run A:
## exponent_multiplier
module exponent_multiplier (
    i_clk, i_rst_n,
    i_load, i_start, i_select,
    i_A, i_B,
    o_done, led_select, o_P,
	seg_i_A_ten, seg_i_A_unit, 
	seg_i_B_ten, seg_i_B_unit, 
	seg_o_P_thousand, seg_o_P_hundred, seg_o_P_ten, seg_o_P_unit
);
    input wire i_clk, i_rst_n;
    input wire i_load, i_start, i_select;
    input [3:0] i_A, i_B;
    output reg o_done, led_select;
    output reg [29:0] o_P;
	output reg [6:0] seg_i_A_ten, seg_i_A_unit;
	output reg [6:0] seg_i_B_ten, seg_i_B_unit;
	output reg [6:0] seg_o_P_thousand, seg_o_P_hundred, seg_o_P_ten, seg_o_P_unit;
    parameter IDLE = 3'b000, LOAD = 3'b001, CALC = 3'b010, FINISH = 3'b011;
    reg [2:0] current_state;
    reg [3:0] reg_A, reg_B;
	reg [3:0] led_reg_A, led_reg_B;
    reg [19:0] reg_A_shift;
    reg [29:0] reg_P_exp;
    reg [7:0] reg_P_mul;
    reg [3:0] counter_exp;
    reg [2:0] index_bit_B;
    reg exp_done, mul_done;
    always @(posedge i_clk or negedge i_rst_n) begin
        if (!i_rst_n) begin
            reg_A <= 4'b0;
            reg_B <= 4'b0;
            reg_P_exp <= 30'b1;
            reg_P_mul <= 8'b0;
            reg_A_shift <= 20'b0;
			led_reg_A <= 4'b0;	
			led_reg_B <= 4'b0;	
            o_done <= 0;
			led_select <= 0;
            o_P <= 30'b0;
            counter_exp <= 4'b0;
            index_bit_B <= 3'b0;
            exp_done <= 0;
            mul_done <= 0;
  ...
For scale: ~110 flip-flops, roughly 100 I/O pins.
Settings: LEC_CHECK=0, CAP_MARGIN=10, CORE_ASPECT_RATIO=0.68, CORE_MARGIN=8, CORE_UTILIZATION=54, CTS_CLUSTER_DIAMETER=191, CTS_CLUSTER_SIZE=95, HOLD_SLACK_MARGIN=0.06, MIN_ROUTING_LAYER=met1, SETUP_SLACK_MARGIN=3.94, SLEW_MARGIN=20, TNS_END_PERCENT=25; clock period 82.1 ns.
run.sh (not shown) runs the stock make flow with config.mk's settings and CLKGATE_MAP_FILE=.
Run A ended with every stage complete and zero timing, DRC or antenna violations.
Edits applied to the flow inputs when going from run A to run B:
- CORE_ASPECT_RATIO now 1.45, was 0.68
- CORE_UTILIZATION now 26, was 54
- SETUP_SLACK_MARGIN no longer set, was 3.94
Notes after the runs:
- In run B, buffer and inverter count on the worst path is higher than in run A.
- Run B: post-layout utilization of the core 29 points below run A
- Weighted congestion at the end of routability-driven global placement, run B and run A, higher one = run A.
- Wire: run B routes more than run A
- Changes observed in run B relative to run A: number of tap cells inserted has increased; post-placement setup slack fell 0.20 ns.
- On final net count, run B and run A are basically level.
- Taking run A as the reference, in run B final worst-path cycle share shrank by 0.34 points, data-path buffer share of cell area in the final layout held steady.
Inputs modified between run B and run C:
- setting SETUP_SLACK_MARGIN to 5.0 for the first time
- changing CTS_CLUSTER_DIAMETER from 191 to 224
- changing CAP_MARGIN from 10 to 25
- setting PLACE_DENSITY to 0.84 for the first time
- setting GPL_TIMING_DRIVEN to 1 for the first time
- removing HOLD_SLACK_MARGIN (formerly 0.06)
- changing CORE_MARGIN from 8 to 5
- changing CORE_ASPECT_RATIO from 1.45 to 1.12
- removing CTS_CLUSTER_SIZE (formerly 95)
- changing SLEW_MARGIN from 20 to 10
- changing CORE_UTILIZATION from 26 to 65
- setting CELL_PAD_IN_SITES_GLOBAL_PLACEMENT to 1 for the first time
Run C did not run to completion, as it errored out during global placement without I/O (3_1_place_gp_skip_io).
Run C has width of the die below what run B had.
Run C against run B: post-synthesis share of cell area spent on and-or and or-and gates held, chip area went down 100000 µm², synthesized area held, number of standard cells after synthesis held.
Share of flip-flops with an asynchronous set or reset after synthesis delta (run B -> run C): insignificant
Pre-placement core utilization, run B and run C: lower on run B
Looking at site row count, run C sits 45% lower than run B does.
### run C -> run D
- clearing MIN_ROUTING_LAYER, which used to be met1
- clearing CORE_ASPECT_RATIO, which used to be 1.12
- clearing PLACE_DENSITY, which used to be 0.84
- swapping 65 for 58 in CORE_UTILIZATION
- swapping 5 for 2 in CORE_MARGIN
- clearing GPL_TIMING_DRIVEN, which used to be 1
- clearing SETUP_SLACK_MARGIN, which used to be 5.0
- swapping 25 for 20 in CAP_MARGIN
- clearing TNS_END_PERCENT, which used to be 25
- swapping 10 for 20 in SLEW_MARGIN
- clearing CELL_PAD_IN_SITES_GLOBAL_PLACEMENT, which used to be 1
- clearing CTS_CLUSTER_DIAMETER, which used to be 224
- swapping 82.1 for 29.1 in the clock period (ns, I/O delays scaled along)
[summary]
- [run D] flow finished | final checks: failed | reasons: setup timing
- Reported for run C and run D, count of instantiated cells in the yosys netlist turned out identical to the last digit.
- Diff run C..run D | mux contribution to synthesized area | unchanged
- As far as synthesized area goes, run D and run C are indistinguishable; the numbers are identical.
- As far as fraction of the mapped netlist area in simple logic gates is concerned, run C and run D perform about the same.
- The core utilization at floorplan in run D sits 7.0 points below the value recorded for run C.
- Run D ends up with lower chip height than run C does.
- Reported for run C and run D, number of different library cells in the post-synthesis netlist turned out identical to the last digit.
- Run D vs. run C: die area moved up; area of the placeable core now larger.


Setup of quartz:
exponent_multiplier again, from the RTL that the note above started with.
Settings: LEC_CHECK=0, CAP_MARGIN=20, CELL_PAD_IN_SITES_DETAIL_PLACEMENT=1, CELL_PAD_IN_SITES_GLOBAL_PLACEMENT=3, CORE_ASPECT_RATIO=0.66, CORE_MARGIN=2, CORE_UTILIZATION=62, CTS_CLUSTER_DIAMETER=219, CTS_CLUSTER_SIZE=32, GPL_ROUTABILITY_DRIVEN=1, GPL_TIMING_DRIVEN=0, SLEW_MARGIN=20; clock period 50.0 ns.
What ended quartz was a tool error in global placement without I/O; the run never finished.
diff inputs: quartz => maple
Settings: PLACE_DENSITY now 0.6, previously not set; CTS_CLUSTER_SIZE no longer set, was 32; CELL_PAD_IN_SITES_GLOBAL_PLACEMENT no longer set, was 3; ABC_AREA now 1, previously not set; GPL_TIMING_DRIVEN no longer set, was 0; CTS_CLUSTER_DIAMETER now 232, was 219; CORE_ASPECT_RATIO no longer set, was 0.66; CORE_UTILIZATION now 40, was 62; GPL_ROUTABILITY_DRIVEN no longer set, was 1; MIN_ROUTING_LAYER now met2, previously not set; CELL_PAD_IN_SITES_DETAIL_PLACEMENT no longer set, was 1.
- The layout from maple, despite a flow that completed every stage, fails the layout checks, with the failing checks listed as negative setup slack.
- maple reports a higher die area than quartz does.
- In the reports for quartz and maple, the smaller synthesized-area fraction occupied by xor and xnor cells belongs to maple.
- Against quartz, maple comes in about 55% higher on standard-cell row count.
Input-level comparison between ember and maple:
Settings: an added CORE_ASPECT_RATIO of 0.66; a change of CTS_CLUSTER_DIAMETER from 232 to 219; an added CELL_PAD_IN_SITES_GLOBAL_PLACEMENT of 3; a change of CORE_UTILIZATION from 40 to 50; an added CELL_PAD_IN_SITES_DETAIL_PLACEMENT of 2; a deleted PLACE_DENSITY that had been 0.6; an added GPL_ROUTABILITY_DRIVEN of 1; a deleted ABC_AREA that had been 1; a deleted MIN_ROUTING_LAYER that had been met2; an added GPL_TIMING_DRIVEN of 0; an added CTS_CLUSTER_SIZE of 32; an added SETUP_SLACK_MARGIN of 5.0.
## What came out
- The synthesized cell count in maple is 1.2 times that in ember.
- ember and maple ended up with roughly the same register share after synthesis.
- Netlist area before placement ended up about 0.9% lower on ember than on maple.
- ember did not finish; a tool error ended it in global placement without I/O.
- Going from maple to ember, height of the die has decreased; die area lost about 20%; yosys synthesis chip area -0.87%.
- When ember is set beside maple, its count of instantiated cells in the yosys netlist turns out to be 20% smaller.
Input changes introduced in indigo (baseline for comparison: ember):
Settings: CELL_PAD_IN_SITES_DETAIL_PLACEMENT no longer set, was 2; SETUP_SLACK_MARGIN no longer set, was 5.0; CELL_PAD_IN_SITES_GLOBAL_PLACEMENT no longer set, was 3; CTS_CLUSTER_DIAMETER now 193, was 219; GPL_ROUTABILITY_DRIVEN no longer set, was 1; GPL_TIMING_DRIVEN no longer set, was 0; CTS_CLUSTER_SIZE now 100, was 32; PLACE_DENSITY now 0.9, previously not set; CORE_UTILIZATION now 40, was 50; CORE_ASPECT_RATIO no longer set, was 0.66.
Notes after the runs:
The remaining runs in ember and indigo completed every stage, whereas ember halted early.
Taking ember as the reference, in indigo die area increased by about 25% relative to the old numbers; number of rows created at floorplan increased by 32 relative to the old numbers; synthesized-area fraction occupied by xor and xnor cells closely matched the old numbers.
Setup changes, indigo to juniper
Settings: an added CORE_ASPECT_RATIO of 0.63; a change of CTS_CLUSTER_DIAMETER from 193 to 232; an added CELL_PAD_IN_SITES_GLOBAL_PLACEMENT of 3; an added MIN_ROUTING_LAYER of met1; a deleted CTS_CLUSTER_SIZE that had been 100; an added ABC_AREA of 1; a change of PLACE_DENSITY from 0.9 to 0.6.
### Flow results
Status(juniper) = ERROR, stage = global placement without I/O. Summary — count of standard-cell rows, juniper relative to indigo: lower, by 21%. juniper against indigo: synthesized cell count grew by about 24%; count of different cell masters after synthesis went down by 38%.


== v38 ==
exponent_multiplier again, from the RTL that the note above started with.
Settings: LEC_CHECK=0, ABC_AREA=1, CAP_MARGIN=10, CORE_ASPECT_RATIO=1.45, CORE_MARGIN=2, CORE_UTILIZATION=58, MIN_ROUTING_LAYER=met1, SETUP_SLACK_MARGIN=5.0, SLEW_MARGIN=20, TNS_END_PERCENT=25; clock period 47.8 ns.
[v38] flow finished | final checks: failed | reasons: negative setup slack
Edits applied to the flow inputs when going from v38 to v41:
Settings: MAX_ROUTING_LAYER newly set to met4; ABC_AREA removed (was 1); CTS_CLUSTER_SIZE newly set to 90; CORE_UTILIZATION changed from 58 to 66.
### Flow results
Of v38 and v41, not a single run came through the flow clean.
v41 finished every stage; the final checks, however, were not passed, the failures being max-capacitance violations, max-slew violations.
As of v41, sum of buffers and inverters on the critical path had fallen by more than half compared to v38.
Between v38 and v41, the difference in sequential cell area fraction in the yosys report is negligible.
For via count of the first global-routing pass, dividing the value from v38 by the value from v41 gives 1.09.
Top logic cell family in the synthesized netlist = AND-OR/OR-AND gates: v41; top logic cell family in the synthesized netlist = simple AND/OR/NAND/NOR gates: v38
The met1 global-route usage of v41 exceeds that of v38 by 14 points.
v38 → v41: minimum setup slack in the final design picked up an extra 3280 ps, share of the synthesized netlist area taken by xor and xnor gates went up by 5.7 points, global-route usage moved up.
#### Input delta (v54 over v41)
Settings: removing CTS_CLUSTER_SIZE (formerly 90); changing TNS_END_PERCENT from 25 to 95; changing SETUP_SLACK_MARGIN from 5.0 to 1.01; setting CTS_CLUSTER_DIAMETER to 218 for the first time; setting ABC_AREA to 1 for the first time; changing CORE_UTILIZATION from 66 to 72.
Tool error GRT-0232 stopped v54 during 5_1_grt; no final results. v54 vs. v41: HPWL reported at the end of detailed placement went down by 8.0%. [v54 vs v41] distinct cell type count after synthesis: lower in v54. Row area fraction in full adders, half adders and majority gates: v54 lower / v41 higher. Going from v41 to v54, the worst slack at placement was found to have gone down by 3090 ps. v41 → v54: total core area decreased about 7%; horizontal extent of the die decreased 3.8%; post-synthesis cell count increased 24%; global placement routability congestion increased about 2%; xor and xnor area share after synthesis decreased 5.7 points. The run showing the smaller total die area is v54.
